v6:
## top_nexys_a7
module top_nexys_a7 (
    input logic clock,       
    input logic reset,
    input logic hx711_data_in,
    output logic hx711_sclk_out,
    output logic [5:0] states_led,
    output logic [7:0] DDP,
    output logic [7:0] AN
);
Size in the first run: ~5700 cells after synthesis, about 620 flip-flops, roughly 26 I/O pins, roughly 0.050 mm^2 of cells after synthesis.
clock: 21.7 ns
lec_check: 0
cap_margin: 30
core_margin: 2
core_utilization: 72
place_density: 0.63
setup_slack_margin: -2.0
slew_margin: 20
run.sh (not shown) runs the stock make flow with config.mk's settings and CLKGATE_MAP_FILE=.
v6: ODB-0269 in global routing (5_1_grt) -> run aborted
For v7, these inputs were changed with respect to v6:
==> flow/config.mk <==
export PLATFORM = sky130hd
export DESIGN_NAME = top_nexys_a7
export DESIGN_NICKNAME = top_nexys_a7
export VERILOG_FILES = /design/flow/design.v
export SDC_FILE = /design/flow/constraint.sdc
export NUM_CORES = 4
export LEC_CHECK = 0
export ABC_AREA = 1
export CAP_MARGIN = 20
export CORE_MARGIN = 2
export CORE_UTILIZATION = 72
export CTS_CLUSTER_SIZE = 74
export PLACE_DENSITY = 0.92
export SETUP_SLACK_MARGIN = 5.0
export SLEW_MARGIN = 20
==> flow/constraint.sdc <==
create_clock -name core_clock -period 19.3 [get_ports {clock}]
set_input_delay 3.8600 -clock core_clock [delete_from_list [all_inputs] [get_ports {clock}]]
set_output_delay 3.8600 -clock core_clock [all_outputs]
set_load 0.01 [all_outputs]
[summary]
v7 and v6: no clean run
v6: ODB-0269 in global routing (5_1_grt) -> run aborted
H-tree depth reported by CTS: v7 vs v6 identical
The mean cell area of the mapped netlist in v7 is 0.79 times that in v6.
v6 -> v7: number of distinct library cell variants in the gate-level netlist after synthesis decreased by more than a quarter
Comparing v6 with v7, the effective utilization at floorplan came out essentially unchanged.
v7 vs v6 on post-CTS setup buffer count: v7 is the higher one.
Per the comparison of v7 with v6, number of cell rows fell by 1; share of synthesized area occupied by flip-flops and latches higher; xor-xnor portion of the synthesized cell area down 3.3 points.
Summary: total die size, v7 better than v6

---

## run A
Starting RTL as in the previous note.
Settings: LEC_CHECK=0, ABC_AREA=1, CAP_MARGIN=20, CORE_MARGIN=2, CORE_UTILIZATION=72, CTS_CLUSTER_SIZE=74, PLACE_DENSITY=0.36, SETUP_SLACK_MARGIN=5.0, SLEW_MARGIN=20; clock period 19.3 ns.
Run A -> stages 100% | layout checks FAIL | setup timing
[inputs] run B vs run A
--- a/flow/config.mk
+++ b/flow/config.mk
@@ -7,9 +7,5 @@
 export LEC_CHECK = 0
-export ABC_AREA = 1
 export CAP_MARGIN = 20
 export CORE_MARGIN = 2
-export CORE_UTILIZATION = 72
-export CTS_CLUSTER_SIZE = 74
-export PLACE_DENSITY = 0.36
-export SETUP_SLACK_MARGIN = 5.0
+export CORE_UTILIZATION = 40
 export SLEW_MARGIN = 20
==> flow/constraint.sdc <==
create_clock -name core_clock -period 24.1 [get_ports {clock}]
set_input_delay 4.8200 -clock core_clock [delete_from_list [all_inputs] [get_ports {clock}]]
set_output_delay 4.8200 -clock core_clock [all_outputs]
set_load 0.01 [all_outputs]
==> results <==
- Run B reports a lower count of clock-buffer cells in the layout than run A does.
- No crash in run B: every stage finished, but the layout fails its final checks due to setup timing.
- On area share of xor/xnor cells in the synthesized design: between run A and run B, it ends up higher for run B.
- Going from run A to run B, placeable core area shows an increase of 57000 µm², simple-gate area share of the yosys netlist shows a reduction of 13 points.
- Number of buffer and inverter stages on the critical path is higher on run A
diff inputs: run B => run C
--- a/flow/config.mk
+++ b/flow/config.mk
@@ -9,3 +9,3 @@
 export CORE_MARGIN = 2
-export CORE_UTILIZATION = 40
+export CORE_UTILIZATION = 65
 export SLEW_MARGIN = 20
==> flow/constraint.sdc <==
create_clock -name core_clock -period 19.3 [get_ports {clock}]
set_input_delay 3.8600 -clock core_clock [delete_from_list [all_inputs] [get_ports {clock}]]
set_output_delay 3.8600 -clock core_clock [all_outputs]
set_load 0.01 [all_outputs]
Run C ran in full, but the layout does not pass; the checks complain about setup timing. Diff run B -> run C: post-layout instance area shows an increase of 3400 µm²; floorplan core area shows a reduction of 39%; share of total power in the clock network shows an increase of 1.0 points; height of the chip shows a reduction of 21%; logic gate fraction of the total cell area shows a reduction of 2.7 points. Between run B and run C, the fraction of area in clock buffers and inverters does not differ in any meaningful way. Setup slack delta (run C − run B): unfavourable.

---

## old
Starting RTL as in the previous note.
make LEC_CHECK=0 CAP_MARGIN=20 CORE_MARGIN=2 CORE_UTILIZATION=40 SLEW_MARGIN=20 finish   # period 40.0 ns
old did not stop at any stage, and its layout met the timing, design-rule and antenna checks.
The following lists how new was set up differently from old:
- SETUP_SLACK_MARGIN newly set to 2.16
- CORE_UTILIZATION changed from 40 to 72
- CTS_CLUSTER_DIAMETER newly set to 29
- CTS_CLUSTER_SIZE newly set to 22
- the clock period (ns, I/O delays scaled along) changed from 40.0 to 15.0
## What came out
Seen in the log of new: GRT-0116 during 5_1_grt, after which the run never completed. old reached the final stage; the timing, design-rule and antenna checks on its layout passed. Re initial standard-cell utilization of the core: old was lower than new. Sort new and old by area of the die asc -> top: new. old → new: post-synthesis share of cell area spent on and-or and or-and gates roughly the same, portion of netlist area occupied by mux cells level, chip area from the yosys synthesis statistics roughly the same, core area shows a reduction of about 45%. new ends up with a number of cell rows that is 26% lower than in old. When new is set beside old, its final estimated routing congestion in global placement turns out to be about 10% larger.

---

Setup of v8:
top_nexys_a7 again, from the RTL that the note above started with.
==> flow/config.mk <==
export PLATFORM = sky130hd
export DESIGN_NAME = top_nexys_a7
export DESIGN_NICKNAME = top_nexys_a7
export VERILOG_FILES = /design/flow/design.v
export SDC_FILE = /design/flow/constraint.sdc
export NUM_CORES = 4
export LEC_CHECK = 0
export CAP_MARGIN = 20
export CORE_MARGIN = 2
export CORE_UTILIZATION = 66
export SETUP_SLACK_MARGIN = 5.0
export SLEW_MARGIN = 20
==> flow/constraint.sdc <==
create_clock -name core_clock -period 26.7 [get_ports {clock}]
set_input_delay 5.3400 -clock core_clock [delete_from_list [all_inputs] [get_ports {clock}]]
set_output_delay 5.3400 -clock core_clock [all_outputs]
set_load 0.01 [all_outputs]
The following lists how v57 was set up differently from v8:
# v8
export LEC_CHECK = 0
export CAP_MARGIN = 20
export CORE_MARGIN = 2
export CORE_UTILIZATION = 66
export SETUP_SLACK_MARGIN = 5.0
export SLEW_MARGIN = 20
create_clock -name core_clock -period 26.7 [get_ports {clock}]
# v57
export LEC_CHECK = 0
export ABC_AREA = 1
export CAP_MARGIN = 0
export CORE_MARGIN = 2
export CORE_UTILIZATION = 72
export CTS_CLUSTER_DIAMETER = 141
export PLACE_DENSITY = 0.65
export SLEW_MARGIN = 20
create_clock -name core_clock -period 19.1 [get_ports {clock}]
==> comparison <==
[compare] base=v8 new=v57: sequential share of layout area climbed 1.0 points, cell count climbed about 19%, met2 track utilization from global routing climbed 7.9 points. The number of buffers inserted during clock tree synthesis in v57 was lower than what v8 gave. In v57 the implementation completed, yet the final layout does not meet the checks, the culprit being negative setup slack. v8 completed every stage of the flow, and the final layout passed the timing, design-rule and antenna checks.
[inputs] v23 vs v57
# v57
export LEC_CHECK = 0
export ABC_AREA = 1
export CAP_MARGIN = 0
export CORE_MARGIN = 2
export CORE_UTILIZATION = 72
export CTS_CLUSTER_DIAMETER = 141
export PLACE_DENSITY = 0.65
export SLEW_MARGIN = 20
create_clock -name core_clock -period 19.1 [get_ports {clock}]
# v23
export LEC_CHECK = 0
export CAP_MARGIN = 20
export CORE_MARGIN = 2
export CORE_UTILIZATION = 40
export SLEW_MARGIN = 20
create_clock -name core_clock -period 34.4 [get_ports {clock}]
[summary]
- Compared with v57, post-placement cell count in v23 decreased by a little under 10%.
- Summary of v57 and v23: one run falls short of a clean finish, namely v57.
- From v57 to v23 the numbers moved as follows: cell count fell about 11%, via count of the first global-routing pass decreased 5525, routed metal-1 wirelength went up 2300 um, die size went up, worst slew margin relative to its limit rose 0.28 points.
- For v23, the end point of the critical path was DDP[3], unlike v57, where it was DDP[7].

---

Setup of JK:
top_nexys_a7 again, from the RTL that the note above started with.
make LEC_CHECK=0 CAP_MARGIN=20 CORE_MARGIN=7 CORE_UTILIZATION=58 MAX_ROUTING_LAYER=met5 MIN_ROUTING_LAYER=met1 PLACE_DENSITY_LB_ADDON=0.13 SETUP_SLACK_MARGIN=5.0 SLEW_MARGIN=20 finish   # period 19.6 ns
The flow completed for JK, but it is not clean: the layout still shows setup timing.
--- input diff JK..MS ---
# JK
export LEC_CHECK = 0
export CAP_MARGIN = 20
export CORE_MARGIN = 7
export CORE_UTILIZATION = 58
export MAX_ROUTING_LAYER = met5
export MIN_ROUTING_LAYER = met1
export PLACE_DENSITY_LB_ADDON = 0.13
export SETUP_SLACK_MARGIN = 5.0
export SLEW_MARGIN = 20
create_clock -name core_clock -period 19.6 [get_ports {clock}]
# MS
export LEC_CHECK = 0
export ABC_AREA = 1
export CAP_MARGIN = 20
export CORE_MARGIN = 2
export CORE_UTILIZATION = 72
export CTS_CLUSTER_DIAMETER = 269
export PLACE_DENSITY_LB_ADDON = 0.2
export SETUP_SLACK_MARGIN = 4.9
export SLEW_MARGIN = 20
create_clock -name core_clock -period 19.1 [get_ports {clock}]
[flow] MS | stages: complete | final checks: fail | reason: capacitance limit, slew limit, setup timing. Diff JK -> MS | logic area | down by more than 10%. Higher wire length goes to MS over JK. Capture point of the worst path = DDP[7]: MS; capture point of the worst path = DDP[5]: JK. MS vs. JK: final cell count grew by 360, final core utilization grew by 8.8 points.
[inputs] AL vs MS
# MS
export LEC_CHECK = 0
export ABC_AREA = 1
export CAP_MARGIN = 20
export CORE_MARGIN = 2
export CORE_UTILIZATION = 72
export CTS_CLUSTER_DIAMETER = 269
export PLACE_DENSITY_LB_ADDON = 0.2
export SETUP_SLACK_MARGIN = 4.9
export SLEW_MARGIN = 20
create_clock -name core_clock -period 19.1 [get_ports {clock}]
# AL
export LEC_CHECK = 0
export ABC_AREA = 1
export CAP_MARGIN = 20
export CORE_MARGIN = 2
export CORE_UTILIZATION = 72
export CTS_CLUSTER_DIAMETER = 269
export PLACE_DENSITY_LB_ADDON = 0.2
export SLEW_MARGIN = 20
export TNS_END_PERCENT = 5
create_clock -name core_clock -period 19.1 [get_ports {clock}]
==> results <==
Diff MS -> AL: global-route met3 utilization ~0 delta; worst slew margin relative to its limit +35 points; worst-case setup slack after placement -0.13 ns; met3 wire length +about 2%; non-clock buffer count +21.
Relative to MS, post-cts gate resize count has decreased by 51% in AL.
Largest fanout on the critical path ends up lower on AL.
In AL the implementation ran to completion but is not tape-out ready, as the final checks report setup timing.
MS leaves less setup margin than AL.
Between MS and AL, the difference in power in the clock group is negligible.
> inputs changed (AL -> TR)
# AL
export LEC_CHECK = 0
export ABC_AREA = 1
export CAP_MARGIN = 20
export CORE_MARGIN = 2
export CORE_UTILIZATION = 72
export CTS_CLUSTER_DIAMETER = 269
export PLACE_DENSITY_LB_ADDON = 0.2
export SLEW_MARGIN = 20
export TNS_END_PERCENT = 5
create_clock -name core_clock -period 19.1 [get_ports {clock}]
# TR
export LEC_CHECK = 0
export ABC_AREA = 1
export CAP_MARGIN = 20
export CORE_MARGIN = 2
export CORE_UTILIZATION = 68
export SLEW_MARGIN = 20
create_clock -name core_clock -period 43.1 [get_ports {clock}]
Findings:
Completing all stages was not enough for AL: its layout failed the final checks because of setup timing.
TR was carried through to the last stage, and its layout satisfied the timing, design-rule and antenna checks.
Row net switching share of the total power: TR higher / AL lower
NOTE: total number of vias in TR falls short of that of AL
Compared with AL, in TR non-clock buffer count in the final layout now sits lower; routability-driven placement congestion ratio now sits at about the same level; final hold slack now sits lower.
AL and TR ended up with nearly the same post-CTS clock slew at the launch and capture registers of the worst setup and hold paths.
From AL to TR the numbers moved as follows: final clock period utilization by the worst path has decreased; data required time of the critical path rose by 19.20 ns; register share of the cell area went up by 1.8 points.
In the tables for AL and TR, area added between synthesis and finish reads higher with AL.
Relative to TR, the following input files were edited for PW:
# TR
export LEC_CHECK = 0
export ABC_AREA = 1
export CAP_MARGIN = 20
export CORE_MARGIN = 2
export CORE_UTILIZATION = 68
export SLEW_MARGIN = 20
create_clock -name core_clock -period 43.1 [get_ports {clock}]
# PW
export LEC_CHECK = 0
export ABC_AREA = 1
export CAP_MARGIN = 10
export CORE_MARGIN = 2
export CORE_UTILIZATION = 72
export CTS_CLUSTER_DIAMETER = 234
export PLACE_DENSITY = 0.65
export SLEW_MARGIN = 20
create_clock -name core_clock -period 19.1 [get_ports {clock}]
[summary]
Layout checks on PW: not met. Flow itself completed; violations: setup timing.
Post-route clock period utilization: higher on PW
Looking only at length of routed met3 wiring, and setting everything else aside, the higher value of PW and TR goes to PW.
Design area ended up about 5.5% higher on PW than on TR.
Instance area at placement | PW above TR
Compare PW and TR | smallest hold slack higher: PW
PW vs. TR: detailed-route wire length per cell went up by 10%.
PW vs. TR: actual transition at the worst max-transition pin held steady; chip area shows a reduction of 4100 um2.
In PW, data arrival time of the critical path is lower than in TR.
PW: worst slew slack as a fraction of its limit 0.45 points above TR
Comparing PW and TR, the higher reg2reg setup slack is on TR.

---

== red ==
Starting RTL as in the previous note.
Settings: LEC_CHECK=0, ABC_AREA=1, CAP_MARGIN=20, CORE_MARGIN=2, CORE_UTILIZATION=72, CTS_CLUSTER_DIAMETER=32, CTS_CLUSTER_SIZE=15, PLACE_DENSITY=0.78, SETUP_SLACK_MARGIN=3.53, SLEW_MARGIN=20; clock period 12.7 ns.
To summarise red: no stage aborted, but the layout did not pass its checks, failing on negative setup slack.
> inputs changed (red -> blue)
Settings: swapping 15 for 10 in CTS_CLUSTER_SIZE; swapping 0.78 for 0.39 in PLACE_DENSITY; swapping 3.53 for -0.36 in SETUP_SLACK_MARGIN; swapping 32 for 400 in CTS_CLUSTER_DIAMETER; swapping 12.7 for 19.1 in the clock period (ns, I/O delays scaled along).
### Flow results
Of red and blue, none finishes clean. The final report for red shows a completed flow and a layout that fails verification, specifically negative setup slack. Per the comparison of blue with red, setup slack of the critical path after layout now larger, clock group share of total power now smaller, worst path buffer plus inverter count now larger. Looking at worst hold slack, blue sits below red. Largest power group = sequential cells: blue; largest power group = clock: red. [compare] base=red new=blue: worst-case headroom to the max-slew limit shows an increase of 15 points; part of the total power dissipated in combinational logic grew by 0.2 points; HPWL after detailed placement saw a decrease.
Changes in green relative to blue:
Settings: PLACE_DENSITY now 0.87, was 0.39.
## What came out
- Although green finished all stages, its layout failed final checks on negative setup slack.
- Compared green vs blue, and clock period minus final worst setup slack is up in green.
- On via count, blue and green are neck and neck.
- green vs blue, last element of the critical path: DDP[5] vs DDP[7]
- blue -> green: number of standard cells reported by yosys flat
- Compared with blue, green is more frugal on power.
- green has less setup slack than blue.
- Between green and blue, the post-layout instance count excluding filler cells does not differ in any meaningful way.
- green — aggregate routed wire length about 0.4% higher, blue as reference

---

top_nexys_a7 again, from the RTL that the note above started with.
Settings: LEC_CHECK=0, CAP_MARGIN=10, CELL_PAD_IN_SITES_DETAIL_PLACEMENT=0, CELL_PAD_IN_SITES_GLOBAL_PLACEMENT=1, CORE_MARGIN=2, CORE_UTILIZATION=30, CTS_CLUSTER_SIZE=73, GPL_ROUTABILITY_DRIVEN=0, PLACE_DENSITY=0.39, SETUP_SLACK_MARGIN=5.0, SLEW_MARGIN=20; clock period 33.9 ns.
The first run finished clean.
Next try:
==> flow/config.mk (replaced) <==
export PLATFORM = sky130hd
export DESIGN_NAME = top_nexys_a7
export DESIGN_NICKNAME = top_nexys_a7
export VERILOG_FILES = /design/flow/design.v
export SDC_FILE = /design/flow/constraint.sdc
export NUM_CORES = 4
export LEC_CHECK = 0
export CAP_MARGIN = 0
export CORE_MARGIN = 2
export CORE_UTILIZATION = 72
export CTS_CLUSTER_DIAMETER = 381
export SETUP_SLACK_MARGIN = 2.16
export SLEW_MARGIN = 20
==> flow/constraint.sdc (replaced) <==
create_clock -name core_clock -period 15.0 [get_ports {clock}]
set_input_delay 3.0000 -clock core_clock [delete_from_list [all_inputs] [get_ports {clock}]]
set_output_delay 3.0000 -clock core_clock [all_outputs]
set_load 0.01 [all_outputs]
The changed run died in global routing (GRT-0232).
Die area decreases by well over a third.
Synthesized area is unchanged.
Synthesized cell count is unchanged.
Power figures rest on the tool's default switching activity, not on a simulated workload.
